## tlb
module tlb
(
    input  wire                      clk,
    input  wire [               18:0] s0_vppn    ,
    input  wire                       s0_va_bit12,
    input  wire [                9:0] s0_asid    ,
    output wire                       s0_found   ,
    output wire [$clog2(16)-1:0] s0_index   ,  
    output wire [               19:0] s0_ppn     ,
    output wire [                5:0] s0_ps      ,
    output wire [                1:0] s0_plv     ,
    output wire [                1:0] s0_mat     ,
    output wire                       s0_d       ,
    output wire                       s0_v       ,
    input  wire [               18:0] s1_vppn    ,
    input  wire                       s1_va_bit12,
    input  wire [                9:0] s1_asid    ,
    output wire                       s1_found   ,
    output wire [$clog2(16)-1:0] s1_index   ,
    output wire [               19:0] s1_ppn     ,
    output wire [                5:0] s1_ps      ,
    output wire [                1:0] s1_plv     ,
    output wire [                1:0] s1_mat     ,
    output wire                       s1_d       ,
    output wire                       s1_v       ,
    input  wire                      invtlb_valid,
    input  wire [               4:0] invtlb_op   ,
    input  wire                       we     ,
    input  wire [$clog2(16)-1:0] w_index,
    input  wire                       w_e    ,
  ...
Size: roughly 6400 cells after synthesis, about 1400 flip-flops, roughly 330 I/O pins.
clock: 9.89 ns
lec_check: 0
cap_margin: 20
core_margin: 2
core_utilization: 61
setup_slack_margin: 0.3
slew_margin: 20
run.sh (not shown) runs the stock make flow with config.mk's settings and CLKGATE_MAP_FILE=.
The baseline completed without violations.
Rerun with:
Settings changed: CAP_MARGIN 20 to 5, CORE_UTILIZATION 61 to 40, MAX_ROUTING_LAYER set to met4, SETUP_SLACK_MARGIN 0.3 to 1.31, SLEW_MARGIN 20 to 10, TNS_END_PERCENT set to 95.
Clock period 9.89 ns to 10.0 ns, I/O delays scaled along.
Total power came out higher by 5.3%.
Final area came out higher by 8.0%.
Setup slack is better by 1.1 ns.
Die size came out higher by 52%.
Sequential share of layout area came out lower by 3.3 points.
Synthesized area is unchanged.
Worst hold slack is better by 0.017 ns.
First-iteration DRC count came out lower by 12%.
Utilization came out lower by 21 points.
Flip-flop count stays the same.
Sequential power came out lower by about 1%.
Rerun with:
Settings changed: CAP_MARGIN 5 to 20, CORE_MARGIN 2 to 7, CORE_UTILIZATION 40 to 72, CTS_CLUSTER_SIZE set to 69, GPL_ROUTABILITY_DRIVEN set to 0, GPL_TIMING_DRIVEN set to 1, MAX_ROUTING_LAYER met4 to unset, SETUP_SLACK_MARGIN 1.31 to 1.06, SLEW_MARGIN 10 to 40, TNS_END_PERCENT 95 to unset.
Clock period 10.0 ns to 7.59 ns, I/O delays scaled along.
Outcome:
- Now the flow died in 5_1_grt
- die size shrinks by well over a third
- synthesized cell count is unchanged
- synthesized area does not change

Setup of v9:
Starting RTL as in the previous note.
Settings: LEC_CHECK=0, CAP_MARGIN=20, CORE_MARGIN=2, CORE_UTILIZATION=66, CTS_CLUSTER_SIZE=61, SETUP_SLACK_MARGIN=-0.52, SLEW_MARGIN=20; clock period 5.49 ns.
Completing all stages was not enough for v9: its layout failed the final checks because of negative setup slack.
Modified inputs, v59 compared to v9
# v9
export LEC_CHECK = 0
export CAP_MARGIN = 20
export CORE_MARGIN = 2
export CORE_UTILIZATION = 66
export CTS_CLUSTER_SIZE = 61
export SETUP_SLACK_MARGIN = -0.52
export SLEW_MARGIN = 20
create_clock -name core_clock -period 5.49 [get_ports {clk}]
# v59
export LEC_CHECK = 0
export CAP_MARGIN = 20
export CORE_MARGIN = 2
export CORE_UTILIZATION = 72
export CTS_CLUSTER_SIZE = 15
export SETUP_SLACK_MARGIN = 1.17
export SLEW_MARGIN = 20
create_clock -name core_clock -period 4.55 [get_ports {clk}]
## What came out
Diff v59..v9 | simple-gate share of the synthesized area | unchanged
v9 → v59: synthesized cell count has remained practically unchanged, number of cells in the yosys synthesis report has remained practically unchanged, die size has decreased.
Weighted congestion at the end of routability-driven global placement: v59 vs v9 up 3.2%
For v59, the flow was terminated by a tool error in 5_1_grt and produced no final design.
From the logs: v9 reached the end of the flow and failed the layout checks with negative setup slack.
Input changes introduced in v46 (baseline for comparison: v59):
# v59
export LEC_CHECK = 0
export CAP_MARGIN = 20
export CORE_MARGIN = 2
export CORE_UTILIZATION = 72
export CTS_CLUSTER_SIZE = 15
export SETUP_SLACK_MARGIN = 1.17
export SLEW_MARGIN = 20
create_clock -name core_clock -period 4.55 [get_ports {clk}]
# v46
export LEC_CHECK = 0
export CAP_MARGIN = 20
export CORE_MARGIN = 2
export CORE_UTILIZATION = 58
export SLEW_MARGIN = 20
create_clock -name core_clock -period 5.63 [get_ports {clk}]
==> results <==
Among v59 and v46, the run that stopped before the end is v59, and it is the only one.
v59 never completed, since it errored out during 5_1_grt.
STATUS run=v46 STAGES=ALL_DONE FINAL_CHECKS=FAILED CAUSE=negative setup slack
There was hardly any difference in proportion of register bits with asynchronous set or reset after synthesis between v46 and v59.
Y dimension of the die for v46: about 11% up relative to v59
Changes observed in v46 relative to v59: number of instances in the synthesized netlist closely matched the old numbers; area of the placeable core increased by about 24% relative to the old numbers; die width picked up an extra 11%.
> inputs changed (v46 -> v37)
# v46
export LEC_CHECK = 0
export CAP_MARGIN = 20
export CORE_MARGIN = 2
export CORE_UTILIZATION = 58
export SLEW_MARGIN = 20
create_clock -name core_clock -period 5.63 [get_ports {clk}]
# v37
export LEC_CHECK = 0
export CAP_MARGIN = 20
export CORE_MARGIN = 2
export CORE_UTILIZATION = 65
export CTS_CLUSTER_DIAMETER = 238
export MAX_ROUTING_LAYER = met4
export SETUP_SLACK_MARGIN = 0.3
export SLEW_MARGIN = 20
create_clock -name core_clock -period 8.52 [get_ports {clk}]
## What came out
Diff v46 and v37: area growth from synthesis to layout lower in v37
The run showing the smaller total chip power is v37.
Summary of v37 over v46: combinational gate area moved down, global-route usage over all layers increased 3.6 points.
v37 completed; timing, DRC and antenna clean
Combinational group share of total power, v46 and v37: lower on v37
Diff v46 -> v37 | reported sequential group power | decrease of about 34%
Against v46, the final cell area of v37 is lower.
Input changes introduced in v41 (baseline for comparison: v37):
# v37
export LEC_CHECK = 0
export CAP_MARGIN = 20
export CORE_MARGIN = 2
export CORE_UTILIZATION = 65
export CTS_CLUSTER_DIAMETER = 238
export MAX_ROUTING_LAYER = met4
export SETUP_SLACK_MARGIN = 0.3
export SLEW_MARGIN = 20
create_clock -name core_clock -period 8.52 [get_ports {clk}]
# v41
export LEC_CHECK = 0
export CAP_MARGIN = 20
export CELL_PAD_IN_SITES_DETAIL_PLACEMENT = 2
export CELL_PAD_IN_SITES_GLOBAL_PLACEMENT = 1
export CORE_MARGIN = 2
export CORE_UTILIZATION = 40
export SETUP_SLACK_MARGIN = 0.3
export SLEW_MARGIN = 20
create_clock -name core_clock -period 10.0 [get_ports {clk}]
==> comparison <==
[v41 vs v37] die area: higher in v41. v41 vs v37 on growth of design area from synthesis to finish: v41 is the lower one. In v41 the number of buffers other than clock buffers in the final layout turned out 268 lower than in v37. Start point of the critical path: s1_vppn[16] -> v41, s1_vppn[3] -> v37. v41 vs v37 — placer congestion estimate dropped by a few percent. On worst slack on hold paths: v41 sits below v37. Diff v37..v41 | summed instance area of the synthesized netlist | unchanged. v41 against v37: post-synthesis instance total stayed essentially flat; count of clock-buffer cells in the layout +about 9%; final area lower.
Power is estimated from default activity; no workload was simulated.
